<file path="config.mk">
export PLATFORM = sky130hd
export DESIGN_NAME = div
export DESIGN_NICKNAME = div
export VERILOG_FILES = /design/flow/design.v
export SDC_FILE = /design/flow/constraint.sdc
export NUM_CORES = 4
export LEC_CHECK = 0
export CAP_MARGIN = 40
export CELL_PAD_IN_SITES_DETAIL_PLACEMENT = 1
export CELL_PAD_IN_SITES_GLOBAL_PLACEMENT = 0
export CORE_ASPECT_RATIO = 1.15
export CORE_MARGIN = 2
export CORE_UTILIZATION = 68
export CTS_CLUSTER_DIAMETER = 253
export CTS_CLUSTER_SIZE = 56
export GPL_TIMING_DRIVEN = 0
export MAX_ROUTING_LAYER = met4
export MIN_ROUTING_LAYER = met2
export PLACE_DENSITY_LB_ADDON = 0.14
export SETUP_SLACK_MARGIN = 0.89
export SLEW_MARGIN = 0
</file>
<file path="constraint.sdc">
create_clock -name core_clock -period 8.71 [get_ports {clk}]
set_input_delay 1.7420 -clock core_clock [delete_from_list [all_inputs] [get_ports {clk}]]
set_output_delay 1.7420 -clock core_clock [all_outputs]
set_load 0.01 [all_outputs]
</file>
<file path="design.v">
module div (
    input wire clk,
    input wire rst_n,
    input wire [32-1:0] dividend_i,     
    input wire [32-1:0] divisor_i,      
    input wire                       start_i,        
    input wire                       ctrl_ready_i,   
    input wire [                3:0] op_i,           
    output reg [32-1:0] result_o,   
    output reg busy_o,   
    output reg valid_o   
);
    typedef enum logic [3:0] {
        STATE_IDLE  = 4'b0001,
        STATE_START = 4'b0010,
        STATE_CALC  = 4'b0100,
        STATE_END   = 4'b1000
    } state_t;
    state_t state;
    reg [32-1:0] dividend_r;
    reg [32-1:0] divisor_r;
    reg [3:0] op_r;
    reg [31:0] count;
    reg [32-1:0] div_result;
    reg [32-1:0] div_remain;
    reg [32-1:0] minuend;
    reg invert_result;
    wire op_div = op_r[0];
    wire op_divu = op_r[1];
    wire op_rem = op_r[2];
    wire op_remu = op_r[3];
    wire [31:0] dividend_invert = (-dividend_r);
    wire [31:0] divisor_invert = (-divisor_r);
    wire minuend_ge_divisor = minuend >= divisor_r;
    wire [31:0] minuend_sub_res = minuend - divisor_r;
    wire [31:0] div_result_tmp = minuend_ge_divisor ? ({div_result[30:0], 1'b1}) : ({div_result[30:0], 1'b0});
    wire [31:0] minuend_tmp = minuend_ge_divisor ? minuend_sub_res[30:0] : minuend[30:0];
    wire [31:0] dividend_abs = dividend_r[31] ? -dividend_r : dividend_r;
    wire [31:0] divisor_abs = divisor_r[31] ? -divisor_r : divisor_r;
    always @(posedge clk) begin
        if (!rst_n) begin
            state         <= STATE_IDLE;
            result_o      <= 32'h0;
            div_result    <= 32'h0;
            div_remain    <= 32'h0;
            op_r          <= 4'h0;
            dividend_r    <= 32'h0;
            divisor_r     <= 32'h0;
            minuend       <= 32'h0;
            invert_result <= 1'b0;
            busy_o        <= 1'b0;
            valid_o       <= 1'b0;
            count         <= 32'h0;
        end else begin
            case (state)
                STATE_IDLE: begin
                    if (ctrl_ready_i) begin
                        valid_o <= 1'b0;
                        if (start_i == 1'b1) begin
                            op_r       <= op_i;
                            dividend_r <= dividend_i;
                            divisor_r  <= divisor_i;
                            state      <= STATE_START;
                            busy_o     <= 1'b1;
                        end else begin
                            op_r       <= 3'h0;
                            dividend_r <= 32'h0;
                            divisor_r  <= 32'h0;
                            result_o   <= 32'h0;
                            busy_o     <= 1'b0;
                        end
                    end
                end
                STATE_START: begin
                    valid_o <= 1'b0;
                    if (divisor_r == 32'h0) begin
                        if (op_div | op_divu) begin
                            result_o <= 32'hffffffff;
                        end else begin
                            result_o <= dividend_r;
                        end
                        state   <= STATE_IDLE;
                        busy_o  <= 1'b0;
                        valid_o <= 1'b1;
                    end else if (
                        (op_div | op_rem) ? (dividend_abs < divisor_abs) : (dividend_r < divisor_r)
                    ) begin
                        if (op_div) begin
                            result_o <= 32'b0;
                        end else if (op_rem) begin
                            result_o <= dividend_r;
                        end else if (op_divu) begin
                            result_o <= 32'b0;
                        end else if (op_remu) begin
                            result_o <= dividend_r;
                        end
                        state   <= STATE_IDLE;
                        busy_o  <= 1'b0;
                        valid_o <= 1'b1;
                    end else begin
                        busy_o     <= 1'b1;
                        count      <= 32'h40000000;
                        state      <= STATE_CALC;
                        div_result <= 32'h0;
                        div_remain <= 32'h0;
                        if (op_div | op_rem) begin
                            if (dividend_r[31] == 1'b1) begin
                                dividend_r <= dividend_invert;
                                minuend    <= dividend_invert[31];
                            end else begin
                                minuend <= dividend_r[31];
                            end
                            if (divisor_r[31] == 1'b1) begin
                                divisor_r <= divisor_invert;
                            end
                        end else begin
                            minuend <= dividend_r[31];
                        end
                        if ((op_div && (dividend_r[31] ^ divisor_r[31] == 1'b1))
                            || (op_rem && (dividend_r[31] == 1'b1))) begin
                            invert_result <= 1'b1;
                        end else begin
                            invert_result <= 1'b0;
                        end
                    end
                end
                STATE_CALC: begin
                    busy_o     <= 1'b1;
                    dividend_r <= {dividend_r[30:0], 1'b0};
                    div_result <= div_result_tmp;
                    count      <= {1'b0, count[31:1]};
                    if (|count) begin
                        minuend <= {minuend_tmp[30:0], dividend_r[30]};
                    end else begin
                        state <= STATE_END;
                        if (minuend_ge_divisor) begin
                            div_remain <= minuend_sub_res;
                        end else begin
                            div_remain <= minuend;
                        end
                    end
                end
                STATE_END: begin
                    state   <= STATE_IDLE;
                    busy_o  <= 1'b0;
                    valid_o <= 1'b1;
                    if (op_div | op_divu) begin
                        if (invert_result) begin
                            result_o <= (-div_result);
                        end else begin
                            result_o <= div_result;
                        end
                    end else begin
                        if (invert_result) begin
                            result_o <= (-div_remain);
                        end else begin
                            result_o <= div_remain;
                        end
                    end
                end
            endcase
        end
    end
endmodule
</file>
<file path="run.sh">
#!/bin/bash
# the make line also repeats each setting of config.mk as NAME=value (left out here)
make -C /OpenROAD-flow-scripts/flow DESIGN_CONFIG=/design/flow/config.mk WORK_HOME=/design/flow/orfs CLKGATE_MAP_FILE= finish
</file>
==> Slide: Implementation Results, run 1 <==
Key Metrics from the Run

Synth
  • Mapped Avg Cell Area: about 8 µm²
  • Post-Synthesis Cells: 1967
  • Syn Std Cell Area: 0.0157 mm²
  • Number of unique standard cell types used by synthesis: 86
  • Yosys synthesis chip area: 0.0157 mm²
  • Top cell area share: 29.7%
  • Comb area leader: AND-OR/OR-AND gates
  • Floorplan Nets: 2138
  • Top cells by count: 234 x dfxtp_1, 200 x nand2_1, 166 x o21ai_0
  • Yosys top cell by instances: dfxtp_1
  • Flops after synth: 234
  • Yosys top cell by area: dfxtp_1
  • Ys async rst share: 0%
  • Multiplexer share: 0.779%
  • Post-Synth Simple-Gate Area: 18.6%
  • Cells in synth_stat.txt: 1967
  • Count of warnings emitted by yosys: 1
  • Top cells, area: dfxtp_1 30%, ha_1 7.8%, o21ai_0 5.3%
  • Seq/Total Area, Yosys: 29.7%
  • Post-synth EDFFs: 0
  • Most used flip-flop cell: dfxtp_1
  • Adder Share, Synth: 7.91%
  • Xor+xnor area frac: ~7.0%
  • Yosys aoi share: between 30 and 40%

Outcome
  • Status: did not finish
  • Err: [ERROR DPL-0033] detailed placement checks failed during check placement.
  • Stopping stage: detailed placement

Floorplan
  • Die Wd: 146 µm
  • Core area: 0.0227 mm²
  • Chip area: between 0.02 and 0.025 mm²
  • FP Util: 69.5%
  • Io pins: 106
  • Die H: approximately 170 µm
  • Row count: 59

Placed design
  • Placer Congestion: 1.33
  • PortBufs: 105
## stage by stage
step | power [mW] | hold slack, ps
global placement | 1.96 | 459
floorplan | 1.72 | 432
==> inputs of run 2 (changes only) <==
- CAP_MARGIN: 40 -> 20
- CELL_PAD_IN_SITES_DETAIL_PLACEMENT: 1 -> 0
- CORE_ASPECT_RATIO: 1.15 -> 1.81
- CORE_UTILIZATION: 68 -> 56
- CTS_CLUSTER_DIAMETER: 253 -> default
- CTS_CLUSTER_SIZE: 56 -> 85
- GPL_TIMING_DRIVEN: 0 -> 1
- MAX_ROUTING_LAYER: met4 -> default
- MIN_ROUTING_LAYER: met2 -> default
- PLACE_DENSITY: default -> 0.5
- PLACE_DENSITY_LB_ADDON: 0.14 -> default
- SETUP_SLACK_MARGIN: 0.89 -> -0.35
- SLEW_MARGIN: 0 -> 30
- TNS_END_PERCENT: default -> 5
- clock period: 8.71 -> 4.66 ns (I/O delays scaled with it)
==> run 2 against run 1 <==
  * The layout now fails its checks (negative setup slack)
  * Synthesized cell count stayed put
  * Synthesized area unchanged
  * Die size up 21%
==> Slide: Implementation Results, run 2 <==
Physical Implementation Snapshot

Outcome
  • Status: failed layout checks
  • Failed Checks: negative setup slack

Critical path
  • Worst flop-to-flop path endpoint: count[25]
  • CP arrival: 5670 ps
  • Critical path buffers and inverters: 3
  • Most numerous cell on the critical path: or4_1
  • Crit Path Category: reg2reg
  • Critical path's top delay family: simple AND/OR/NAND/NOR gates
  • Worst path required time: about 5200 ps
  • CP max stage cell: or4b_4
  • Worst setup SP type: register
  • Crit path depth: 19
  • Crit path max fanout: 12
  • Critical Path End: count[25]
  • RR Startpoint: divisor_r[1]
  • Worst setup EP type: register
  • CP cell instances: or2_2 -> or4_1 -> nor2_2 -> buf_4 -> nand3_1 -> o21ai_0 -> xnor2_1 -> ha_1 -> nand4_1 -> or4_1 -> or4b_4 -> a31oi_4 -> nor3_2 -> or2_4 -> buf_6 -> o21a_4 -> nor2_8 -> bufbuf_16 -> a22o_1
  • Critical path startpoint: divisor_r[1]
  • CP peak stage delay: 540 ps
  • R2R depth: 19
  • R2R Setup Slk: -510 ps

Synth
  • Yosys top cell by instances: dfxtp_1
  • Xor+xnor area frac: 6.95% (unchanged)
  • Ys async rst share: 0% (unchanged)
  • Adder Share, Synth: 7.91% (unchanged)
  • Top cells, area: dfxtp_1 30%, ha_1 7.8%, o21ai_0 5.3%
  • Number of unique standard cell types used by synthesis: 86 (unchanged)
  • Top cells by count: 234 x dfxtp_1, 200 x nand2_1, 166 x o21ai_0
  • Post-synth EDFFs: 0 (unchanged)
  • Most used flip-flop cell: dfxtp_1
  • Yosys aoi share: 30.5% (unchanged)
  • Syn Std Cell Area: 0.0157 mm² (unchanged)
  • Floorplan Nets: 2138 (unchanged)
  • Post-Synth Simple-Gate Area: 18.6% (unchanged)
  • Multiplexer share: 0.779% (unchanged)
  • Post-Synthesis Cells: 1967 (unchanged)
  • Top cell area share: 29.7% (unchanged)
  • Flops after synth: 234 (unchanged)
  • Yosys synthesis chip area: 0.0157 mm² (unchanged)
  • Yosys top cell by area: dfxtp_1
  • Comb area leader: AND-OR/OR-AND gates
  • Count of warnings emitted by yosys: 1 (unchanged)
  • Cells in synth_stat.txt: 1967 (unchanged)
  • Mapped Avg Cell Area: 8.01 µm² (unchanged)
  • Seq/Total Area, Yosys: 29.7% (unchanged)

Finish
  • Nets: roughly 2300
  • Fill cell count: ~2300
  • Final core occ: between 70% and 80%
  • Area growth syn-to-layout: 25.2%

Global routing
  • Total gr overflow: 0
  • First-pass GRT wire length: 90200 µm
  • Overall routing resource usage: 39.7%
  • Maximum number of pins on one net before global-route repair: 56
  • Initial antenna violation count: 0
  • Number of global-route vias before repair: between 15000 and 20000

Power
  • Reg power frac: 35.1%
  • P_clk: ~2.1 mW
  • Comb. pwr: 1.94 mW
  • Top pwr grp: registers
  • Static Leak: around 7.7 nW
  • Peak VDD IR: ~280 µV
  • Sw Ratio: 33.4%
  • Net Switching: 2.06 mW
  • Combinational Power Share: 31.6%
  • Seq group: about 2.2 mW
  • Power Dens Cells: 312 mW/mm²
  • Power share of the clock group: 33.3%
  • P_int: 4.10 mW

Clock network
  • Post-cts hold-fix buffer tally: 0
  • Total CTS buffers: 24
  • Clock buffer depth: 3
  • CTS Sinks: roughly 230
  • Clock Tree Root: clkbuf_16
  • H-tree levels: 1
  • CTS tree: done
  • Clk ins delay skew pair: 560 ps
  • Reg clk slew, reported paths: 70 ps

Floorplan
  • Row count: 82 (+39%)
  • Core area: 0.0277 mm² (+22%)
  • FP Util: 56.9% (-13 points)
  • Io pins: 106 (unchanged)
  • Chip area: 0.0295 mm² (+21%)
  • Die H: 230 µm (+37%)
  • Die Wd: 129 µm (-12%)

Final timing
  • Final setup TNS: -78210 ps
  • RSZ-0062 raised after global routing: true
  • Clk_skew: 17.1 ps
  • F_max: 0.193 GHz
  • Minimum clock period: 5170 ps
  • Worst slew margin: roughly a third
  • Worst-margin pin slew: 1020 ps
  • Hold Vio Cnt, Final: 0
  • Final setup viols: 227
  • Pins Over Slew Limit: 0
  • Fin worst setup slack: -509 ps
  • Final worst path period share: 111%

Flow run
  • Max-Cap Viols: 0
  • Log Warnings: 31

Drt
  • DRC viols: 0
  • Via/cell ratio: 6.67
  • WL final: 60700 µm
  • Drt first pass iters: 6
  • Via count: 16769
  • Drt wl/cell: 24.1 µm
  • Ant. Diodes: 0
  • First DRT Iteration DRCs: ~1400
  • Post-DRT Antenna Nets: 0

Placed design
  • Placer Congestion: 1.04 (-22%)
  • Dpl hpwl: about 46000 µm
  • PortBufs: 105 (unchanged)

Hold path
  • HP Start: op_r[3]
  • Min-Delay Path Depth: 2
  • HP Class: reg2reg
  • WHS Endpoint: op_r[3]
==> run 2: metrics by stage <==
stage	hold slack (ps)	worst slack, ps	area [µm²]	power [mW]	instances
global route	489	-608	19700	6.40	2513
CTS	460	-403	19200	6.01	2500
global placement	443	-517	18100	3.92	2447
finish	464	-509	19700	6.15	2513
floorplan	432	-393	15800	3.23	1967
detailed placement	451	-624	18200	3.96	2448
==> run 2: area by class of cell <==
class / count / area [µm²] / area share [%]
clock buffer: 31 / 677 / 3.43
clock inverter: 13 / 151 / 0.768
inverter: 61 / 229 / 1.16
multi-input combinational: 1535 / 10700 / 54.3
sequential: 234 / 4690 / 23.8
tap: 336 / 420 / 2.13
timing repair buffer: 303 / 2850 / 14.5
==> run 2: per-layer routing <==
layer / wire length (µm) / part of all wire, % / global-route usage, %
met5: 0 / 0 / 0
met4: 5980 / 9.8 / 33.2
met1: 20800 / 34 / 41.7
met2: 29900 / 49 / 68.9
met3: 3920 / 6.5 / 4.84
==> run 2: timing repair <==
action                     CTS  global route
setup endpoints to repair  210           227
pin swaps                    9            50
cloned                       3             4
gates resized               24            85
setup buffers                8             9
==> inputs of run 3 (changes only) <==
- CELL_PAD_IN_SITES_DETAIL_PLACEMENT: 0 -> default
- CELL_PAD_IN_SITES_GLOBAL_PLACEMENT: 0 -> default
- CORE_ASPECT_RATIO: 1.81 -> default
- CORE_UTILIZATION: 56 -> 47
- CTS_CLUSTER_DIAMETER: default -> 100
- CTS_CLUSTER_SIZE: 85 -> 17
- GPL_TIMING_DRIVEN: 1 -> default
- HOLD_SLACK_MARGIN: default -> -0.1
- PLACE_DENSITY: 0.5 -> default
- SETUP_SLACK_MARGIN: -0.35 -> default
- SLEW_MARGIN: 30 -> 20
- TNS_END_PERCENT: 5 -> 70
- clock period: 4.66 -> 8.0 ns (I/O delays scaled with it)
==> run 3 against run 2 <==
  * Now clean on timing, DRC and antenna
  * Total power down 51%
  * Routed wire length down 7.3%
  * Clock skew rose by 3.4 ps
  * Global-route usage down 8.5 points
  * Synthesized cell count is the same
  * Synthesized area stayed put
  * Critical endpoint is now count[21]
  * Critical path depth fell by 2
  * Die size is 18% higher
  * Fmax is 20% lower
  * Final cell count is 3.4% lower
  * Flip-flop count unchanged
==> Slide: Implementation Results, run 3 <==
Physical Implementation Snapshot

Final timing
  • Worst-margin pin slew: 1100 ps (+86.5 ps)
  • Final setup TNS: 0 ps (+78210 ps)
  • Worst slew margin: 26.5% (-5.7 points)
  • Final worst path period share: 80.9% (-30 points)
  • Clk_skew: 20.5 ps (+3.36 ps)
  • Final setup viols: 0 (-100%)
  • RSZ-0062 raised after global routing: false
  • Pins Over Slew Limit: 0 (unchanged)
  • Minimum clock period: 6470 ps (+1300 ps)
  • Hold Vio Cnt, Final: 0 (unchanged)
  • F_max: 0.155 GHz (-20%)

Clock network
  • CTS Sinks: 234 (unchanged)
  • Post-cts hold-fix buffer tally: 0 (unchanged)
  • Clk ins delay skew pair: 530 ps (-30 ps)
  • Post_cts resized: 0 (-100%)
  • CTS tree: done
  • Post-CTS setup buffers: 0 (-8)
  • Clock buffer depth: 3 (unchanged)
  • Reg clk slew, reported paths: 80 ps (about the same)
  • H-tree levels: 1 (unchanged)
  • Clock Tree Root: clkbuf_16
  • Total CTS buffers: 18 (-25%)

Power
  • Peak VDD IR: 150 µV (-46%)
  • Power Dens Cells: 173 mW/mm² (-45%)
  • Static Leak: 6.45 nW (-16%)
  • P_int: 1.97 mW (-52%)
  • Net Switching: 1.04 mW (-49%)
  • P_clk: 0.875 mW (-57%)
  • Reg power frac: 42.9% (+7.8 points)
  • Combinational Power Share: 28.0% (-3.6 points)
  • Top pwr grp: registers
  • Seq group: 1.29 mW (-40%)
  • Power share of the clock group: 29.0% (-4.3 points)
  • Comb. pwr: 0.845 mW (-56%)
  • Sw Ratio: 34.5% (+1.1 points)

Synth
  • Cells in synth_stat.txt: 1967 (unchanged)
  • Ys async rst share: 0% (unchanged)
  • Post-synth EDFFs: 0 (unchanged)
  • Post-Synth Simple-Gate Area: 18.6% (unchanged)
  • Mapped Avg Cell Area: 8.01 µm² (unchanged)
  • Multiplexer share: 0.779% (unchanged)
  • Yosys aoi share: 30.5% (unchanged)
  • Yosys top cell by area: dfxtp_1
  • Top cell area share: 29.7% (unchanged)
  • Yosys top cell by instances: dfxtp_1
  • Flops after synth: 234 (unchanged)
  • Adder Share, Synth: 7.91% (unchanged)
  • Post-Synthesis Cells: 1967 (unchanged)
  • Floorplan Nets: 2138 (unchanged)
  • Seq/Total Area, Yosys: 29.7% (unchanged)
  • Xor+xnor area frac: 6.95% (unchanged)
  • Top cells, area: dfxtp_1 30%, ha_1 7.8%, o21ai_0 5.3%
  • Number of unique standard cell types used by synthesis: 86 (unchanged)
  • Top cells by count: 234 x dfxtp_1, 200 x nand2_1, 166 x o21ai_0
  • Yosys synthesis chip area: 0.0157 mm² (unchanged)
  • Count of warnings emitted by yosys: 1 (unchanged)
  • Comb area leader: AND-OR/OR-AND gates
  • Most used flip-flop cell: dfxtp_1
  • Syn Std Cell Area: 0.0157 mm² (unchanged)

Drt
  • DRC viols: 0 (unchanged)
  • Via/cell ratio: 6.39 (-4.2%)
  • Post-DRT Antenna Nets: 0 (unchanged)
  • First DRT Iteration DRCs: 1472 (+7.1%)
  • Drt first pass iters: 7 (+1)
  • Drt wl/cell: 23.2 µm (-4.1%)
  • Via count: 15519 (-7.5%)
  • Ant. Diodes: 0 (unchanged)
  • WL final: 56200 µm (-7.3%)

Critical path
  • Worst path required time: 8460 ps (+3300 ps)
  • RR Startpoint: dividend_r[7]
  • Worst setup EP type: register
  • CP cell instances: or4_1 -> nor3_1 -> nand3_1 -> or3_1 -> nand2b_1 -> o41ai_1 -> xnor2_1 -> ha_1 -> nand4_1 -> or4_1 -> or4b_1 -> a31oi_2 -> nor3_1 -> or2_0 -> o21a_4 -> nor2_8 -> a22o_1
  • CP max stage cell: nor2_8
  • Critical path startpoint: dividend_r[7]
  • Critical Path End: count[21]
  • Crit path max fanout: 62 (+50)
  • CP arrival: 6930 ps (+1260 ps)
  • Crit Path Category: reg2reg
  • R2R depth: 17 (-2)
  • Critical path buffers and inverters: 0 (-3)
  • R2R Setup Slk: 1530 ps (+2040 ps)
  • CP peak stage delay: 620 ps (+80 ps)
  • Critical path's top delay family: simple AND/OR/NAND/NOR gates
  • Worst setup SP type: register
  • Crit path depth: 17 (-2)
  • Worst flop-to-flop path endpoint: count[21]

Finish
  • Cell area after layout: 0.0174 mm² (-12%)
  • Logic area: 0.0102 mm² (-4.2%)
  • Final core occ: 52.4% (-19 points)
  • Fill cell count: 3266 (+43%)
  • Flop area: 0.00469 mm² (about the same)
  • Area growth syn-to-layout: 10.7%
  • Nets: 2148 (-7.8%)
  • Layout Cells excl Fill: 2428 (-3.4%)

Floorplan
  • FP Util: 47.3% (-9.5 points)
  • Die Wd: 187 µm (+45%)
  • Chip area: 0.0350 mm² (+18%)
  • Die H: 187 µm (-19%)
  • Core area: 0.0333 mm² (+20%)
  • Io pins: 106 (unchanged)
  • Row count: 67 (-18%)

Flow run
  • Max-Cap Viols: 0 (unchanged)
  • Log Warnings: 26 (-16%)

Outcome
  • Status: no timing/DRC/antenna violations

Placed design
  • Inst Count DP: 2405 (-1.8%)
  • Placed cell area: 0.0169 mm² (-6.7%)
  • PortBufs: 105 (unchanged)
  • Dpl hpwl: 42400 µm (-7.0%)
  • Placer Congestion: 0.924 (-11%)

Hold path
  • WHS Endpoint: op_r[3]
  • Min-Delay Path Depth: 2 (unchanged)
  • HP Start: op_r[3]
  • HP Class: reg2reg

Global routing
  • GRT met2 Usage: 50.9% (-18 points)
  • Overall routing resource usage: 31.2% (-8.5 points)
  • Met1 capacity usage during global routing: 42.8% (+1.1 points)
  • Initial antenna violation count: 0 (unchanged)
  • Maximum number of pins on one net before global-route repair: 82 (+46%)
  • Most Crowded Layer GR: met2
  • GR Util met3: 3.51% (-1.3 points)
  • First-pass GRT wire length: 85800 µm (-4.9%)
  • Number of global-route vias before repair: 14120 (-13%)
  • Total gr overflow: 0 (unchanged)
-- run 3: routing by layer --
layer	routed length (µm)	up-vias	part of all wire, %
li1	-	7382	-
met1	25100	7444	45
met2	25500	592	45
met3	3470	101	6.2
met4	2080	0	3.7
met5	0	-	0
-- run 3: cell type report --
type,count,area share [%]
clock buffer,19,2.66
clock inverter,4,0.237
inverter,61,1.31
multi-input combinational,1535,58.8
sequential,234,26.9
tap,448,3.21
timing repair buffer,127,6.94
-- run 3: per-stage QoR --
step	power, mW	hold slack (ps)	setup slack [ps]
CTS	3.02	484	1610
detailed placement	2.15	466	1650
global placement	2.13	457	1470
finish	3.01	485	1530
global route	3.16	505	1080
floorplan	1.87	432	2670
==> inputs of run 4 (changes only) <==
- CORE_UTILIZATION: 47 -> 40
- CTS_CLUSTER_DIAMETER: 100 -> default
- CTS_CLUSTER_SIZE: 17 -> default
- HOLD_SLACK_MARGIN: -0.1 -> default
- PLACE_DENSITY: default -> 0.65
- SETUP_SLACK_MARGIN: default -> -0.94
- TNS_END_PERCENT: 70 -> default
- clock period: 8.0 -> 9.73 ns (I/O delays scaled with it)
==> run 4 against run 3 <==
  * Design area up 3.2%
  * Final cell count up 4.0%
  * Total power down 4.0%
  * Clock power up 27%
  * Sequential share of layout area down 0.84 points
  * Die size up 17%
  * First-iteration DRC count up 31%
  * Clock-buffer cell count up 17
  * Register-to-register slack better by 1600 ps
  * Synthesized cell count unchanged
  * Worst hold slack better by 1.2 ps
  * Critical path type unchanged
==> Slide: Implementation Results, run 4 <==
Physical Implementation Snapshot

Outcome
  • Status: no timing/DRC/antenna violations

Power
  • P_int: 1.93 mW (-2.2%)
  • Reg power frac: 36.7% (-6.2 points)
  • Net Switching: 0.964 mW (-7.3%)
  • Comb. pwr: 0.724 mW (-14%)
  • Static Leak: 6.66 nW (+3.3%)
  • Seq group: 1.06 mW (-18%)
  • Power Dens Cells: 161 mW/mm² (-7.0%)
  • Top pwr grp: the clock network
  • Pwr Total: 2.89 mW (-4.0%)
  • Sw Ratio: 33.3% (-1.2 points)
  • Peak VDD IR: 130 µV (-13%)
  • Combinational Power Share: 25.0% (-3.0 points)
  • Power share of the clock group: 38.3% (+9.3 points)
  • P_clk: 1.11 mW (+27%)

Clock network
  • Clock Tree Root: clkbuf_16
  • Post_cts resized: 0 (unchanged)
  • Clock buffer depth: 3 (unchanged)
  • CTS tree: done
  • Total CTS buffers: 28 (+10)
  • CTS Sinks: 234 (unchanged)
  • Reg clk slew, reported paths: 60 ps (-20 ps)
  • Post-cts hold-fix buffer tally: 0 (unchanged)
  • Clk ins delay skew pair: 580 ps (+50 ps)
  • Post-CTS setup buffers: 0 (unchanged)
  • H-tree levels: 1 (unchanged)

Synth
  • Syn Std Cell Area: 0.0157 mm² (unchanged)
  • Mapped Avg Cell Area: 8.01 µm² (unchanged)
  • Xor+xnor area frac: 6.95% (unchanged)
  • Yosys top cell by area: dfxtp_1
  • Yosys synthesis chip area: 0.0157 mm² (unchanged)
  • Multiplexer share: 0.779% (unchanged)
  • Top cells, area: dfxtp_1 30%, ha_1 7.8%, o21ai_0 5.3%
  • Number of unique standard cell types used by synthesis: 86 (unchanged)
  • Yosys aoi share: 30.5% (unchanged)
  • Most used flip-flop cell: dfxtp_1
  • Flops after synth: 234 (unchanged)
  • Adder Share, Synth: 7.91% (unchanged)
  • Yosys top cell by instances: dfxtp_1
  • Comb area leader: AND-OR/OR-AND gates
  • Post-synth EDFFs: 0 (unchanged)
  • Count of warnings emitted by yosys: 1 (unchanged)
  • Floorplan Nets: 2138 (unchanged)
  • Ys async rst share: 0% (unchanged)
  • Post-Synth Simple-Gate Area: 18.6% (unchanged)
  • Top cell area share: 29.7% (unchanged)
  • Cells in synth_stat.txt: 1967 (unchanged)
  • Top cells by count: 234 x dfxtp_1, 200 x nand2_1, 166 x o21ai_0
  • Post-Synthesis Cells: 1967 (unchanged)
  • Seq/Total Area, Yosys: 29.7% (unchanged)

Critical path
  • CP max stage cell: nor4_4
  • Crit Path Category: reg2reg
  • Crit path max fanout: 17 (-73%)
  • Worst setup SP type: register
  • R2R depth: 16 (-1)
  • RR Startpoint: dividend_r[7]
  • CP cell instances: or4_1 -> nor3_1 -> nand3_1 -> or3_1 -> nand2b_1 -> o41ai_1 -> xnor2_1 -> ha_1 -> nand4_1 -> or4_1 -> or4b_1 -> a31oi_2 -> o32ai_2 -> nor4_4 -> nand2_1 -> o32ai_1
  • CP peak stage delay: 650 ps (+30 ps)
  • R2R Setup Slk: 3170 ps (+1640 ps)
  • Most numerous cell on the critical path: or4_1
  • Crit path depth: 16 (-1)
  • Worst flop-to-flop path endpoint: minuend[31]
  • Worst path required time: 10200 ps (+1740 ps)
  • Critical path's top delay family: simple AND/OR/NAND/NOR gates
  • Critical path startpoint: dividend_r[7]
  • Critical Path End: minuend[31]
  • CP arrival: 7040 ps (+110 ps)
  • Worst setup EP type: register
  • Critical path buffers and inverters: 0 (unchanged)

Final timing
  • Final hold slack: 486 ps (+1.21 ps)
  • Pins Over Slew Limit: 0 (unchanged)
  • Minimum clock period: 6570 ps (+94.5 ps)
  • F_max: 0.152 GHz (-1.4%)
  • Hold Vio Cnt, Final: 0 (unchanged)
  • Final setup TNS: 0 ps (unchanged)
  • Clk_skew: 24.0 ps (+3.53 ps)
  • RSZ-0062 raised after global routing: false
  • Final worst path period share: 67.5% (-13 points)
  • Worst slew margin: 27.8% (+1.3 points)
  • Worst-margin pin slew: 1080 ps (-19.8 ps)
  • Final setup viols: 0 (unchanged)

Finish
  • Layout Cells excl Fill: 2524 (+4.0%)
  • Area growth syn-to-layout: 14.3%
  • Nets: 2154 (+0.28%)
  • Final core occ: 46.5% (-5.9 points)

Placed design
  • Placer Congestion: 0.987 (+6.9%)
  • PortBufs: 105 (unchanged)
  • Inst Count DP: 2471 (+2.7%)
  • Dpl hpwl: 43700 µm (+3.0%)

Drt
  • Drt wl/cell: 23.0 µm (-0.56%)
  • DRC viols: 0 (unchanged)
  • Drt first pass iters: 6 (-1)
  • Via count: 15729 (+1.4%)
  • Post-DRT Antenna Nets: 0 (unchanged)
  • Via/cell ratio: 6.23 (-2.5%)
  • WL final: 58100 µm (+3.4%)
  • First DRT Iteration DRCs: 1923 (+31%)

Hold path
  • HP Start: minuend[21]
  • Min-Delay Path Depth: 2 (unchanged)
  • WHS Endpoint: minuend[21]
  • HP Class: reg2reg

Global routing
  • Initial antenna violation count: 2 (+2)
  • First-pass GRT wire length: 88100 µm (+2.8%)
  • Number of global-route vias before repair: 14428 (+2.2%)
  • Total gr overflow: 0 (unchanged)
  • Maximum number of pins on one net before global-route repair: 83 (+1.2%)
  • Overall routing resource usage: 27.8% (-3.4 points)

Flow run
  • Log Warnings: 26 (unchanged)
  • Max-Cap Viols: 0 (unchanged)

Floorplan
  • Die H: 202 µm (+8.2%)
  • Io pins: 106 (unchanged)
  • FP Util: 40.7% (-6.7 points)
  • Row count: 72 (+7.5%)
  • Core area: 0.0387 mm² (+16%)
  • Die Wd: 202 µm (+8.2%)
  • Chip area: 0.0410 mm² (+17%)
==> run 4: cell type report <==
class,instances,area (µm²)
Tap cell,518,648
Inverter,61,229
Clock buffer,36,781
Sequential cell,234,4690
Multi-Input combinational cell,1535,10300
Fill cell,3887,20700
Clock inverter,15,201
Antenna cell,2,5.00
Timing Repair Buffer,123,1180
==> run 4: routing by layer <==
metal	vias up	share of wire [%]	global-route usage (%)
met4	2	3.7	9.78
met3	93	9.5	5.89
met2	811	41	40.0
met1	7413	46	40.6
li1	7410	-	-
met5	-	0.022	0
==> run 4: metrics by stage <==
stage / setup slack [ps] / area, µm²
after detailed placement: 3370 / 17000
final: 3170 / 18000
after global placement: 3400 / 17000
after CTS: 3310 / 18000
after global routing: 2770 / 18000
after floorplan: 4400 / 15700
==> inputs of run 5 (changes only) <==
- CELL_PAD_IN_SITES_DETAIL_PLACEMENT: default -> 0
- CELL_PAD_IN_SITES_GLOBAL_PLACEMENT: default -> 0
- CORE_ASPECT_RATIO: default -> 1.81
- CORE_UTILIZATION: 40 -> 67
- CTS_CLUSTER_SIZE: default -> 85
- GPL_TIMING_DRIVEN: default -> 1
- PLACE_DENSITY: 0.65 -> default
- SETUP_SLACK_MARGIN: -0.94 -> 2.37
- SLEW_MARGIN: 20 -> 30
- clock period: 9.73 -> 6.68 ns (I/O delays scaled with it)
==> run 5 against run 4 <==
  * The flow now stops in global routing
  * Die size is 39% lower
  * Synthesized cell count unchanged
  * Synthesized area did not move
==> Slide: Implementation Results, run 5 <==
Key Metrics from the Run

Synth
  • Floorplan Nets: 2138 (unchanged)
  • Yosys top cell by area: dfxtp_1
  • Count of warnings emitted by yosys: 1 (unchanged)
  • Ys async rst share: 0% (unchanged)
  • Most used flip-flop cell: dfxtp_1
  • Top cells, area: dfxtp_1 30%, ha_1 7.8%, o21ai_0 5.3%
  • Mapped Avg Cell Area: 8.01 µm² (unchanged)
  • Multiplexer share: 0.779% (unchanged)
  • Syn Std Cell Area: 0.0157 mm² (unchanged)
  • Post-Synth Simple-Gate Area: 18.6% (unchanged)
  • Xor+xnor area frac: 6.95% (unchanged)
  • Seq/Total Area, Yosys: 29.7% (unchanged)
  • Cells in synth_stat.txt: 1967 (unchanged)
  • Post-Synthesis Cells: 1967 (unchanged)
  • Yosys top cell by instances: dfxtp_1
  • Number of unique standard cell types used by synthesis: 86 (unchanged)
  • Top cell area share: 29.7% (unchanged)
  • Adder Share, Synth: 7.91% (unchanged)
  • Yosys aoi share: 30.5% (unchanged)
  • Yosys synthesis chip area: 0.0157 mm² (unchanged)
  • Comb area leader: AND-OR/OR-AND gates
  • Flops after synth: 234 (unchanged)
  • Top cells by count: 234 x dfxtp_1, 200 x nand2_1, 166 x o21ai_0
  • Post-synth EDFFs: 0 (unchanged)

Clock network
  • Total CTS buffers: 23 (-18%)
  • Post-cts hold-fix buffer tally: 0 (unchanged)
  • CTS Sinks: 234 (unchanged)
  • Clock buffer depth: 3 (unchanged)
  • H-tree levels: 1 (unchanged)
  • Clock Tree Root: clkbuf_16

Placed design
  • Placed cell area: 0.0171 mm² (+0.68%)
  • Inst Count DP: 2268 (-8.2%)
  • Dpl hpwl: 43800 µm (+0.21%)
  • Placer Congestion: 1.10 (+12%)
  • PortBufs: 105 (unchanged)

Floorplan
  • Chip area: 0.0248 mm² (-39%)
  • Core area: 0.0232 mm² (-40%)
  • Die Wd: 118 µm (-42%)
  • Row count: 75 (+4.2%)
  • FP Util: 67.9% (+27 points)
  • Io pins: 106 (unchanged)
  • Die H: 210 µm (+3.9%)

Outcome
  • Err: [ERROR GRT-0232] Routing congestion too high. Check the congestion heatmap in the GUI.
  • Status: did not finish
  • Stopping stage: global routing

Global routing
  • Total gr overflow: 29
  • Overall routing resource usage: 63.5%
==> run 5: through the flow <==
stage / utilization (%) / worst slack, ps
after detailed placement: 73.8 / 773
after floorplan: - / 1630
after global placement: 73.8 / 973
after CTS: 83.0 / 1660
==> run 5: layer usage <==
metal	track usage, %	overflow
met5	7.26	0
met4	68.1	16
met3	36.3	0
met2	88.9	12
met1	61.9	1
==> run 5: timing repair <==
| item | in CTS |
|---|---|
| pin swaps | 37 |
| buffers inserted | 47 |
| gates cloned | 20 |
| resized | 129 |
| endpoints found under the setup margin | 228 |
==> inputs of run 6 (changes only) <==
- CORE_UTILIZATION: 67 -> 71
- clock period: 6.68 -> 8.21 ns (I/O delays scaled with it)
==> run 6 against run 5 <==
  * The run now finishes clean
  * Die size decreased by 5.5%
  * Synthesized cell count is the same
  * Synthesized area is the same
==> Slide: Implementation Results, run 6 <==
Physical Implementation Snapshot

Outcome
  • Status: no timing/DRC/antenna violations

Power
  • Static Leak: 6.63 nW
  • Sw Ratio: 34.5%
  • Peak VDD IR: 219 µV
  • Reg power frac: 39.8%
  • Net Switching: around 1.1 mW
  • Seq group: 1.27 mW
  • Combinational Power Share: 27.2%
  • Top pwr grp: registers
  • Power share of the clock group: between 30% and 40%
  • P_clk: 1.05 mW
  • Power Dens Cells: 180 mW/mm²
  • Comb. pwr: 0.867 mW
  • P_int: 2.09 mW

Synth
  • Comb area leader: AND-OR/OR-AND gates
  • Number of unique standard cell types used by synthesis: 86 (unchanged)
  • Floorplan Nets: 2138 (unchanged)
  • Cells in synth_stat.txt: 1967 (unchanged)
  • Yosys synthesis chip area: 0.0157 mm² (unchanged)
  • Yosys top cell by instances: dfxtp_1
  • Ys async rst share: 0% (unchanged)
  • Flops after synth: 234 (unchanged)
  • Seq/Total Area, Yosys: 29.7% (unchanged)
  • Post-Synth Simple-Gate Area: 18.6% (unchanged)
  • Top cell area share: 29.7% (unchanged)
  • Syn Std Cell Area: 0.0157 mm² (unchanged)
  • Yosys aoi share: 30.5% (unchanged)
  • Mapped Avg Cell Area: 8.01 µm² (unchanged)
  • Multiplexer share: 0.779% (unchanged)
  • Count of warnings emitted by yosys: 1 (unchanged)
  • Yosys top cell by area: dfxtp_1
  • Top cells, area: dfxtp_1 30%, ha_1 7.8%, o21ai_0 5.3%
  • Most used flip-flop cell: dfxtp_1
  • Top cells by count: 234 x dfxtp_1, 200 x nand2_1, 166 x o21ai_0
  • Post-Synthesis Cells: 1967 (unchanged)
  • Post-synth EDFFs: 0 (unchanged)
  • Adder Share, Synth: 7.91% (unchanged)
  • Xor+xnor area frac: 6.95% (unchanged)

Drt
  • DRC viols: 0
  • WL final: 59500 µm
  • Via count: 17004
  • Drt first pass iters: 10
  • First DRT Iteration DRCs: 2585
  • Drt wl/cell: roughly 26 µm
  • Post-DRT Antenna Nets: 0
  • Via/cell ratio: 7.49

Final timing
  • Final setup TNS: 0 ps
  • RSZ-0062 raised after global routing: true
  • Final setup viols: 0
  • Clk_skew: 26.0 ps
  • Minimum clock period: 5750 ps
  • Fin worst setup slack: ~2500 ps
  • F_max: 0.174 GHz
  • Pins Over Slew Limit: 0
  • Worst slew margin: 29.3%
  • Worst-margin pin slew: 1060 ps
  • Hold Vio Cnt, Final: 0
  • Final worst path period share: 70.0%
  • Final hold slack: between 400 and 500 ps

Critical path
  • Worst path required time: 8700 ps
  • Critical path buffers and inverters: 0
  • CP cell instances: or4_4 -> nor3_4 -> nand3_1 -> or3_1 -> nand2b_1 -> nor3_1 -> and2_1 -> ha_1 -> nand4_1 -> or4_1 -> or4b_1 -> a31oi_2 -> nor3_1 -> or2_4 -> o21a_4 -> nor2_4 -> a22o_1
  • Crit path depth: 17
  • Worst setup SP type: register
  • Most numerous cell on the critical path: nor3_1
  • Critical path's top delay family: simple AND/OR/NAND/NOR gates
  • Crit Path Category: reg2reg
  • Worst flop-to-flop path endpoint: count[2]
  • Critical path startpoint: dividend_r[7]
  • Crit path max fanout: 15
  • CP peak stage delay: 610 ps
  • CP arrival: 6240 ps
  • Critical Path End: count[2]
  • CP max stage cell: or4_4
  • Worst setup EP type: register
  • RR Startpoint: dividend_r[7]
  • R2R depth: 17
  • R2R Setup Slk: 2460 ps

Clock network
  • Total CTS buffers: 22 (-4.3%)
  • Reg clk slew, reported paths: 70 ps
  • CTS Sinks: 234 (unchanged)
  • CTS tree: done
  • Post-cts hold-fix buffer tally: 0 (unchanged)
  • Clock Tree Root: clkbuf_16
  • H-tree levels: 1 (unchanged)
  • Clock buffer depth: 3 (unchanged)
  • Clk ins delay skew pair: 560 ps

Floorplan
  • Chip area: 0.0234 mm² (-5.5%)
  • FP Util: 71.8% (+3.9 points)
  • Row count: 73 (-2.7%)
  • Die H: 204 µm (-2.8%)
  • Io pins: 106 (unchanged)
  • Die Wd: 115 µm (-2.8%)
  • Core area: 0.0219 mm² (-5.4%)

Global routing
  • Maximum number of pins on one net before global-route repair: 82
  • First-pass GRT wire length: 90300 µm
  • Total gr overflow: 0
  • Number of global-route vias before repair: 16329
  • Overall routing resource usage: approximately 50%
  • Initial antenna violation count: 2

Placed design
  • Worst slack at placement: 1740 ps (+963 ps)
  • Dpl hpwl: 42000 µm (-4.1%)
  • Inst Count DP: 2216 (-2.3%)
  • Placer Congestion: 1.09 (-1.6%)
  • Placed cell area: 0.0167 mm² (-2.5%)
  • PortBufs: 105 (unchanged)

Hold path
  • WHS Endpoint: minuend[18]
  • HP Start: minuend[18]
  • Min-Delay Path Depth: 2
  • HP Class: reg2reg

Finish
  • Flop area: 0.00469 mm²
  • Layout Cells excl Fill: about 2300
  • Fill cell count: about 1500
  • Logic area: 0.0104 mm²
  • Nets: 2162
  • Area growth syn-to-layout: 12.1%
  • Cell area after layout: 0.0177 mm²

Flow run
  • Max-Cap Viols: 0
  • Log Warnings: 30
[run 6: area by class of cell]
type / instances / share of cell area (%)
clock buffers: 32 / 3.73
well taps: 262 / 1.86
flip-flops and latches: 234 / 26.5
inverters: 61 / 1.30
multi-input cells: 1539 / 58.9
clock inverters: 8 / 0.390
repair buffers: 133 / 7.30
diodes: 1 / 0.0142
[run 6: stage by stage]
stage                     total power [mW]  utilization, %
final                                 3.19            80.5
after global routing                  3.28            80.5
after CTS                             3.11            80.0
after detailed placement              2.09            76.1
after global placement                2.06            76.1
after floorplan                       1.82               -
[run 6: layer usage]
layer	track usage, %	routed length [µm]	part of all wire [%]	vias to the layer above
met2	81.3	27400	46	1329
met3	11.8	6000	10	459
li1	-	-	-	7427
met1	51.4	18900	32	7787
met5	0	12	0.020	-
met4	47.9	7200	12	2
[run 6: what timing repair did]
item	4_1_cts	5_1_grt
endpoints found under the setup margin	219	224
gates resized	12	21
setup buffers	6	3
pin swaps	5	3
gates cloned	4	0
==> inputs of run 7 (changes only) <==
- CELL_PAD_IN_SITES_DETAIL_PLACEMENT: 0 -> default
- CELL_PAD_IN_SITES_GLOBAL_PLACEMENT: 0 -> default
- CORE_ASPECT_RATIO: 1.81 -> default
- CORE_UTILIZATION: 71 -> 66
- CTS_CLUSTER_DIAMETER: default -> 57
- CTS_CLUSTER_SIZE: 85 -> default
- GPL_TIMING_DRIVEN: 1 -> default
- SETUP_SLACK_MARGIN: 2.37 -> default
- SLEW_MARGIN: 30 -> 20
- TNS_END_PERCENT: default -> 5
- clock period: 8.21 -> 4.66 ns (I/O delays scaled with it)
==> run 7 against run 6 <==
  * The layout now fails its checks (negative setup slack)
  * Largest power group is now the clock network
  * Via count increased by 7.9%
  * Worst setup slack got worse by 3100 ps
  * Flip-flop count unchanged
  * Worst hold slack got worse by 12 ps
  * Clock power increased by 130%
  * Sequential share of layout area decreased by 3.2 points
  * Design area increased by 14%
  * Total power increased by 110%
  * Die size increased by 7.1%
  * Critical endpoint is now count[16]
==> Slide: Implementation Results, run 7 <==
Physical Implementation Snapshot

Power
  • Static Leak: 7.79 nW (+17%)
  • Reg power frac: 32.6% (-7.2 points)
  • Seq group: 2.18 mW (+72%)
  • P_int: 4.38 mW (+110%)
  • Sw Ratio: 34.4% (-0.094 points)
  • Power Dens Cells: 333 mW/mm² (+84%)
  • Combinational Power Share: 30.8% (+3.6 points)
  • Comb. pwr: 2.05 mW (+140%)
  • Power share of the clock group: 36.6% (+3.6 points)
  • Peak VDD IR: 269 µV (+23%)
  • Top pwr grp: the clock network
  • Net Switching: 2.30 mW (+110%)
  • P_clk: 2.44 mW (+130%)

Synth
  • Post-Synthesis Cells: 1967 (unchanged)
  • Cells in synth_stat.txt: 1967 (unchanged)
  • Adder Share, Synth: 7.91% (unchanged)
  • Seq/Total Area, Yosys: 29.7% (unchanged)
  • Post-Synth Simple-Gate Area: 18.6% (unchanged)
  • Number of unique standard cell types used by synthesis: 86 (unchanged)
  • Floorplan Nets: 2138 (unchanged)
  • Xor+xnor area frac: 6.95% (unchanged)
  • Ys async rst share: 0% (unchanged)
  • Yosys aoi share: 30.5% (unchanged)
  • Multiplexer share: 0.779% (unchanged)
  • Comb area leader: AND-OR/OR-AND gates
  • Most used flip-flop cell: dfxtp_1
  • Top cells by count: 234 x dfxtp_1, 200 x nand2_1, 166 x o21ai_0
  • Post-synth EDFFs: 0 (unchanged)
  • Top cells, area: dfxtp_1 30%, ha_1 7.8%, o21ai_0 5.3%
  • Flops after synth: 234 (unchanged)
  • Syn Std Cell Area: 0.0157 mm² (unchanged)
  • Top cell area share: 29.7% (unchanged)
  • Count of warnings emitted by yosys: 1 (unchanged)
  • Yosys top cell by area: dfxtp_1
  • Mapped Avg Cell Area: 8.01 µm² (unchanged)
  • Yosys synthesis chip area: 0.0157 mm² (unchanged)
  • Yosys top cell by instances: dfxtp_1

Drt
  • First DRT Iteration DRCs: 3333 (+29%)
  • DRC viols: 0 (unchanged)
  • WL final: 64800 µm (+8.8%)
  • Drt first pass iters: 10 (unchanged)
  • Drt wl/cell: 25.8 µm (-1.5%)
  • Via/cell ratio: 7.32 (-2.3%)
  • Post-DRT Antenna Nets: 0 (unchanged)
  • Via count: 18348 (+7.9%)

Clock network
  • H-tree levels: 1 (unchanged)
  • Clock Tree Root: clkbuf_16
  • CTS Sinks: 234 (unchanged)
  • CTS tree: done
  • Total CTS buffers: 29 (+32%)
  • Clock buffer depth: 3 (unchanged)
  • Reg clk slew, reported paths: 60 ps (about the same)
  • Clk ins delay skew pair: 570 ps (about the same)

Critical path
  • CP peak stage delay: 560 ps (-50 ps)
  • Crit path max fanout: 12 (-3)
  • Critical path buffers and inverters: 4 (+4)
  • Crit Path Category: reg2reg
  • CP max stage cell: or4_4
  • CP cell instances: or4_4 -> nor3_4 -> nand3_4 -> or3_4 -> nand2b_4 -> buf_4 -> nor3_2 -> and2_1 -> ha_1 -> nand4_1 -> or4_4 -> or4b_4 -> a31oi_4 -> nor3_2 -> or2_4 -> buf_6 -> o21a_4 -> nor2_8 -> buf_4 -> buf_12 -> a22o_1
  • Critical path startpoint: dividend_r[6]
  • Critical path's top delay family: simple AND/OR/NAND/NOR gates
  • Worst setup SP type: register
  • Worst path required time: 5160 ps (-3540 ps)
  • RR Startpoint: dividend_r[6]
  • Worst flop-to-flop path endpoint: count[16]
  • R2R Setup Slk: -640 ps (-3100 ps)
  • Crit path depth: 21 (+4)
  • Critical Path End: count[16]
  • Worst setup EP type: register
  • CP arrival: 5800 ps (-440 ps)
  • R2R depth: 21 (+4)

Placed design
  • PortBufs: 105 (unchanged)
  • Worst slack at placement: -637 ps (-2370 ps)
  • Inst Count DP: 2429 (+9.6%)
  • Placed cell area: 0.0182 mm² (+8.9%)
  • Placer Congestion: 1.03 (-5.1%)
  • Dpl hpwl: 42100 µm (+0.25%)

Outcome
  • Status: failed layout checks
  • Failed Checks: negative setup slack

Flow run
  • Log Warnings: 31 (+3.3%)
  • Max-Cap Viols: 0 (unchanged)

Floorplan
  • FP Util: 67.1% (-4.7 points)
  • Chip area: 0.0251 mm² (+7.1%)
  • Core area: 0.0235 mm² (+7.1%)
  • Io pins: 106 (unchanged)
  • Die H: 158 µm (-22%)
  • Die Wd: 158 µm (+38%)
  • Row count: 56 (-23%)

Final timing
  • Hold Vio Cnt, Final: 0 (unchanged)
  • Pins Over Slew Limit: 0 (unchanged)
  • Final setup viols: 228 (+228)
  • Minimum clock period: 5300 ps (-451 ps)
  • Fin worst setup slack: -639 ps (-3100 ps)
  • Final setup TNS: -103070 ps (-103070 ps)
  • F_max: 0.189 GHz (+8.5%)
  • Final worst path period share: 114% (+44 points)
  • Worst-margin pin slew: 1160 ps (+102 ps)
  • Worst slew margin: 21.8% (-7.5 points)
  • Clk_skew: 14.7 ps (-11.3 ps)
  • RSZ-0062 raised after global routing: true

Global routing
  • Overall routing resource usage: 48.0% (-1.9 points)
  • Maximum number of pins on one net before global-route repair: 75 (-8.5%)
  • Number of global-route vias before repair: 16691 (+2.2%)
  • Total gr overflow: 0 (unchanged)
  • First-pass GRT wire length: 93500 µm (+3.6%)
  • Initial antenna violation count: 1 (-1)

Hold path
  • HP Start: minuend[19]
  • HP Class: reg2reg
  • Min-Delay Path Depth: 2 (unchanged)
  • WHS Endpoint: minuend[19]

Finish
  • Cell area after layout: 0.0201 mm² (+14%)
  • Area growth syn-to-layout: 27.4%
  • Final core occ: 85.5% (+4.9 points)
  • Nets: 2335 (+8.0%)
  • Layout Cells excl Fill: 2508 (+10%)
  • Fill cell count: 1334 (-12%)
-- run 7: what timing repair did --
action	CTS	global route
gates cloned	6	3
endpoints found under the setup margin	228	228
resized	95	96
hold buffers	0	0
pin swaps	26	79
setup buffers	9	6
-- run 7: cell type report --
| cell class | instances | area [µm²] | area share, % |
|---|---|---|---|
| repair buffers | 300 | 2770 | 13.8 |
| diodes | 2 | 5.00 | 0.0249 |
| clock inverters | 17 | 218 | 1.09 |
| flip-flops and latches | 234 | 4690 | 23.4 |
| well taps | 319 | 399 | 1.99 |
| multi-input cells | 1538 | 11000 | 54.6 |
| inverters | 61 | 229 | 1.14 |
| clock buffers | 37 | 806 | 4.02 |
-- run 7: per-layer routing --
| metal | vias to the layer above | global-route usage [%] | part of all wire, % |
|---|---|---|---|
| li1 | 7784 | - | - |
| met1 | 8397 | 61.3 | 36 |
| met2 | 1704 | 71.5 | 42 |
| met3 | 463 | 11.7 | 14 |
| met4 | 0 | 33.3 | 8.5 |
| met5 | - | 0 | 0 |
-- run 7: stage by stage --
step / total power [mW] / hold WS [ps]
2_1_floorplan: 3.24 / 432
3_3_place_gp: 3.90 / 456
3_5_place_dp: 3.97 / 465
4_1_cts: 6.41 / 478
5_1_grt: 6.83 / 505
6_report: 6.67 / 476
==> inputs of run 8 (changes only) <==
- CELL_PAD_IN_SITES_DETAIL_PLACEMENT: default -> 0
- CELL_PAD_IN_SITES_GLOBAL_PLACEMENT: default -> 0
- CORE_ASPECT_RATIO: default -> 1.81
- CORE_UTILIZATION: 66 -> 71
- CTS_CLUSTER_DIAMETER: 57 -> default
- CTS_CLUSTER_SIZE: default -> 85
- GPL_TIMING_DRIVEN: default -> 1
- PLACE_DENSITY_LB_ADDON: default -> 0.25
- SETUP_SLACK_MARGIN: default -> -0.43
- SLEW_MARGIN: 20 -> 30
- TNS_END_PERCENT: 5 -> default
- clock period: 4.66 -> 4.83 ns (I/O delays scaled with it)
==> run 8 against run 7 <==
  * Still fails the layout checks on negative setup slack
  * Clock power down 23%
  * Critical path depth down 1
  * Clock skew up 11 ps
  * Utilization up 1.7 points
  * Clock-buffer cell count down 7
  * Register-to-register slack worse by 210 ps
  * Via count down 0.63%
  * Sequential power down 4%
  * Synthesized cell count unchanged
  * Critical path type unchanged
  * Critical endpoint is now result_o[12]
  * Highest routed layer is now met5
==> Slide: Implementation Results, run 8 <==
Physical Implementation Snapshot

Hold path
  • WHS Endpoint: minuend[19]
  • HP Start: minuend[19]
  • Min-Delay Path Depth: 2 (unchanged)
  • HP Class: reg2reg

Synth
  • Post-synth EDFFs: 0 (unchanged)
  • Yosys aoi share: 30.5% (unchanged)
  • Syn Std Cell Area: 0.0157 mm² (unchanged)
  • Ys async rst share: 0% (unchanged)
  • Yosys top cell by instances: dfxtp_1
  • Cells in synth_stat.txt: 1967 (unchanged)
  • Yosys synthesis chip area: 0.0157 mm² (unchanged)
  • Mapped Avg Cell Area: 8.01 µm² (unchanged)
  • Top cells by count: 234 x dfxtp_1, 200 x nand2_1, 166 x o21ai_0
  • Xor+xnor area frac: 6.95% (unchanged)
  • Yosys top cell by area: dfxtp_1
  • Flops after synth: 234 (unchanged)
  • Seq/Total Area, Yosys: 29.7% (unchanged)
  • Post-Synth Simple-Gate Area: 18.6% (unchanged)
  • Comb area leader: AND-OR/OR-AND gates
  • Floorplan Nets: 2138 (unchanged)
  • Most used flip-flop cell: dfxtp_1
  • Count of warnings emitted by yosys: 1 (unchanged)
  • Post-Synthesis Cells: 1967 (unchanged)
  • Multiplexer share: 0.779% (unchanged)
  • Top cells, area: dfxtp_1 30%, ha_1 7.8%, o21ai_0 5.3%
  • Adder Share, Synth: 7.91% (unchanged)
  • Number of unique standard cell types used by synthesis: 86 (unchanged)
  • Top cell area share: 29.7% (unchanged)

Outcome
  • Status: failed layout checks
  • Failed Checks: negative setup slack

Finish
  • Fill cell count: 1154 (-13%)
  • Cell area after layout: 0.0191 mm² (-4.8%)
  • Final core occ: 87.2% (+1.7 points)
  • Nets: 2311 (-1.0%)
  • Area growth syn-to-layout: 21.3%

Clock network
  • Clock Tree Root: clkbuf_16
  • Clock buffer depth: 3 (unchanged)
  • Post-cts hold-fix buffer tally: 0 (unchanged)
  • H-tree levels: 1 (unchanged)
  • CTS tree: done
  • Reg clk slew, reported paths: 70 ps (about the same)
  • Total CTS buffers: 23 (-21%)
  • Clk ins delay skew pair: 580 ps (about the same)
  • CTS Sinks: 234 (unchanged)

Power
  • Seq group: 2.10 mW (-4%)
  • Peak VDD IR: 316 µV (+17%)
  • Static Leak: 7.48 nW (-3.9%)
  • Comb. pwr: 1.90 mW (-7%)
  • P_int: 3.81 mW (-13%)
  • P_clk: 1.88 mW (-23%)
  • Combinational Power Share: 32.4% (+1.6 points)
  • Power Dens Cells: 308 mW/mm² (-7.5%)
  • Power share of the clock group: 32.0% (-4.6 points)
  • Sw Ratio: 35.2% (+0.74 points)
  • Net Switching: 2.07 mW (-10%)
  • Reg power frac: 35.6% (+3.0 points)
  • Top pwr grp: registers

Placed design
  • PortBufs: 105 (unchanged)
  • Dpl hpwl: 44800 µm (+6.6%)
  • Placed cell area: 0.0180 mm² (-0.94%)
  • Placer Congestion: 1.11 (+7.7%)

Critical path
  • Critical path startpoint: divisor_r[0]
  • CP cell instances: or2_2 -> or4_1 -> nor2_2 -> nand4_1 -> buf_4 -> o31ai_2 -> xnor2_1 -> ha_1 -> nand4_2 -> a21oi_1 -> a2111oi_1 -> a21oi_1 -> nor3_1 -> buf_4 -> nor3_2 -> buf_4 -> or3_1 -> a2111oi_1 -> buf_4 -> nor3_1
  • Worst flop-to-flop path endpoint: result_o[12]
  • Most numerous cell on the critical path: buf_4
  • CP arrival: 6090 ps (+290 ps)
  • R2R Setup Slk: -850 ps (-210 ps)
  • Worst setup EP type: register
  • R2R depth: 20 (-4.8%)
  • Critical Path End: result_o[12]
  • Crit path max fanout: 5 (-7)
  • Crit Path Category: reg2reg
  • Crit path depth: 20 (-4.8%)
  • Worst setup SP type: register
  • RR Startpoint: divisor_r[0]
  • Worst path required time: 5240 ps (+80 ps)
  • Critical path's top delay family: simple AND/OR/NAND/NOR gates
  • Critical path buffers and inverters: 4 (unchanged)
  • CP peak stage delay: 750 ps (+190 ps)
  • CP max stage cell: a2111oi_1

Final timing
  • Minimum clock period: 5680 ps (+382 ps)
  • Fin worst setup slack: -851 ps (-212 ps)
  • Clk_skew: 26.1 ps (+11.4 ps)
  • Worst-margin pin slew: 1170 ps (+10.9 ps)
  • Final setup TNS: -105580 ps (-2510 ps)
  • Final setup viols: 228 (unchanged)
  • Final worst path period share: 118% (+3.9 points)
  • Worst slew margin: 21.7% (-0.089 points)
  • Hold Vio Cnt, Final: 0 (unchanged)
  • F_max: 0.176 GHz (-6.7%)
  • Pins Over Slew Limit: 0 (unchanged)

Floorplan
  • Die Wd: 115 µm (-28%)
  • FP Util: 71.8% (+4.7 points)
  • Die H: 204 µm (+29%)
  • Io pins: 106 (unchanged)
  • Chip area: 0.0234 mm² (-6.7%)
  • Core area: 0.0219 mm² (-6.6%)
  • Row count: 73 (+30%)

Flow run
  • Log Warnings: 27 (-13%)
  • Max-Cap Viols: 0 (unchanged)

Global routing
  • Maximum number of pins on one net before global-route repair: 62 (-17%)
  • Initial antenna violation count: 5 (+4)
  • Total gr overflow: 0 (unchanged)
  • First-pass GRT wire length: 97300 µm (+4.0%)
  • Number of global-route vias before repair: 17723 (+6.2%)
  • Overall routing resource usage: 54.4% (+6.3 points)

Drt
  • First DRT Iteration DRCs: 2920 (-12%)
  • Drt first pass iters: 8 (-2)
  • Drt wl/cell: 27.0 µm (+4.6%)
  • Via count: 18232 (-0.63%)
  • Via/cell ratio: 7.52 (+2.9%)
  • Post-DRT Antenna Nets: 0 (unchanged)
  • DRC viols: 0 (unchanged)
  • WL final: 65500 µm (+1.0%)
-- run 8: cell type report --
type | count | area [µm²] | area share, %
Antenna cell | 4 | 10.0 | 0.0524
Clock buffer | 30 | 642 | 3.36
Clock inverter | 12 | 111 | 0.583
Inverter | 61 | 229 | 1.20
Multi-Input combinational cell | 1535 | 10600 | 55.2
Sequential cell | 234 | 4690 | 24.5
Tap cell | 262 | 328 | 1.72
Timing Repair Buffer | 285 | 2550 | 13.3
-- run 8: what timing repair did --
action | 4_1_cts | 5_1_grt
buffers inserted | 2 | 9
gates resized | 13 | 49
pin swaps | 3 | 19
endpoints found under the setup margin | 124 | 227
-- run 8: metrics by stage --
stage | setup slack, ps | std cells | hold WS, ps | total power, mW
after CTS | -430 | 2414 | 492 | 5.64
after detailed placement | -592 | 2370 | 461 | 3.80
after floorplan | -354 | 1967 | 432 | 3.09
after global placement | -472 | 2368 | 460 | 3.72
after global routing | -1320 | 2420 | 518 | 6.03
final | -851 | 2423 | 496 | 5.88
-- run 8: routing by layer --
layer | vias up | routed length (µm) | track usage (%)
met3 | 684 | 8210 | 18.4
met4 | 6 | 9030 | 57.7
met5 | - | 63 | 2.00
met1 | 8230 | 19600 | 54.2
li1 | 7706 | - | -
met2 | 1606 | 28600 | 83.5
==> inputs of run 9 (changes only) <==
- CAP_MARGIN: 20 -> 5
- CELL_PAD_IN_SITES_DETAIL_PLACEMENT: 0 -> default
- CELL_PAD_IN_SITES_GLOBAL_PLACEMENT: 0 -> default
- CORE_ASPECT_RATIO: 1.81 -> default
- CORE_UTILIZATION: 71 -> 72
- CTS_CLUSTER_DIAMETER: default -> 27
- CTS_CLUSTER_SIZE: 85 -> 41
- GPL_TIMING_DRIVEN: 1 -> default
- PLACE_DENSITY: default -> 0.65
- PLACE_DENSITY_LB_ADDON: 0.25 -> default
- SETUP_SLACK_MARGIN: -0.43 -> default
- SLEW_MARGIN: 30 -> 20
- clock period: 4.83 -> 5.1 ns (I/O delays scaled with it)
==> run 9 against run 8 <==
  * The flow now stops in global routing
  * Die size shrank 1.6%
  * Synthesized area unchanged
  * Synthesized cell count unchanged
==> Slide: Implementation Results, run 9 <==
Key Metrics from the Run

Synth
  • Syn Std Cell Area: 0.0157 mm² (unchanged)
  • Count of warnings emitted by yosys: 1 (unchanged)
  • Yosys synthesis chip area: 0.0157 mm² (unchanged)
  • Ys async rst share: 0% (unchanged)
  • Xor+xnor area frac: 6.95% (unchanged)
  • Top cells, area: dfxtp_1 30%, ha_1 7.8%, o21ai_0 5.3%
  • Floorplan Nets: 2138 (unchanged)
  • Comb area leader: AND-OR/OR-AND gates
  • Top cells by count: 234 x dfxtp_1, 200 x nand2_1, 166 x o21ai_0
  • Post-Synthesis Cells: 1967 (unchanged)
  • Yosys top cell by instances: dfxtp_1
  • Yosys top cell by area: dfxtp_1
  • Multiplexer share: 0.779% (unchanged)
  • Top cell area share: 29.7% (unchanged)
  • Seq/Total Area, Yosys: 29.7% (unchanged)
  • Cells in synth_stat.txt: 1967 (unchanged)
  • Adder Share, Synth: 7.91% (unchanged)
  • Yosys aoi share: 30.5% (unchanged)
  • Number of unique standard cell types used by synthesis: 86 (unchanged)
  • Most used flip-flop cell: dfxtp_1
  • Mapped Avg Cell Area: 8.01 µm² (unchanged)
  • Post-synth EDFFs: 0 (unchanged)
  • Post-Synth Simple-Gate Area: 18.6% (unchanged)
  • Flops after synth: 234 (unchanged)

Placed design
  • PortBufs: 105 (unchanged)
  • Dpl hpwl: 40300 µm (-10%)
  • Placer Congestion: 1.07 (-3.7%)
  • Worst slack at placement: -422 ps (+170 ps)

Floorplan
  • Die H: 152 µm (-26%)
  • Io pins: 106 (unchanged)
  • Row count: 54 (-26%)
  • Core area: 0.0216 mm² (-1.4%)
  • FP Util: 72.8% (+1.0 points)
  • Die Wd: 152 µm (+32%)
  • Chip area: 0.0231 mm² (-1.6%)

Global routing
  • Total gr overflow: roughly 55
  • Overall routing resource usage: 81.7%

Outcome
  • Stopping stage: global routing
  • Status: did not finish
  • Err: [ERROR GRT-0232] Routing congestion too high. Check the congestion heatmap in the GUI.

Clock network
  • Clock buffer depth: 3 (unchanged)
  • Total CTS buffers: 54 (+130%)
  • H-tree levels: 2 (+1)
  • CTS Sinks: 234 (unchanged)
  • Clock Tree Root: clkbuf_16
run 9: repair_timing:
action                                  4_1_cts
gates resized                                65
cloned                                        7
endpoints found under the setup margin      224
pin swaps                                    24
hold buffers                                  0
setup buffers                                11
run 9: stage by stage:
step	util [%]	cell area, µm²	std cells	power, mW	hold WS (ps)
after floorplan	-	15800	1967	2.93	432
after global placement	81.7	17700	2342	3.46	457
after detailed placement	81.7	17700	2342	3.51	460
after CTS	93.2	20100	2462	7.17	485
run 9: layer usage:
layer	GRT usage (%)	overflow
met2	95.7	24
met3	68.7	0
met1	82.8	0
met4	81.8	31
met5	28.4	0
Power is estimated from default activity; no workload was simulated.
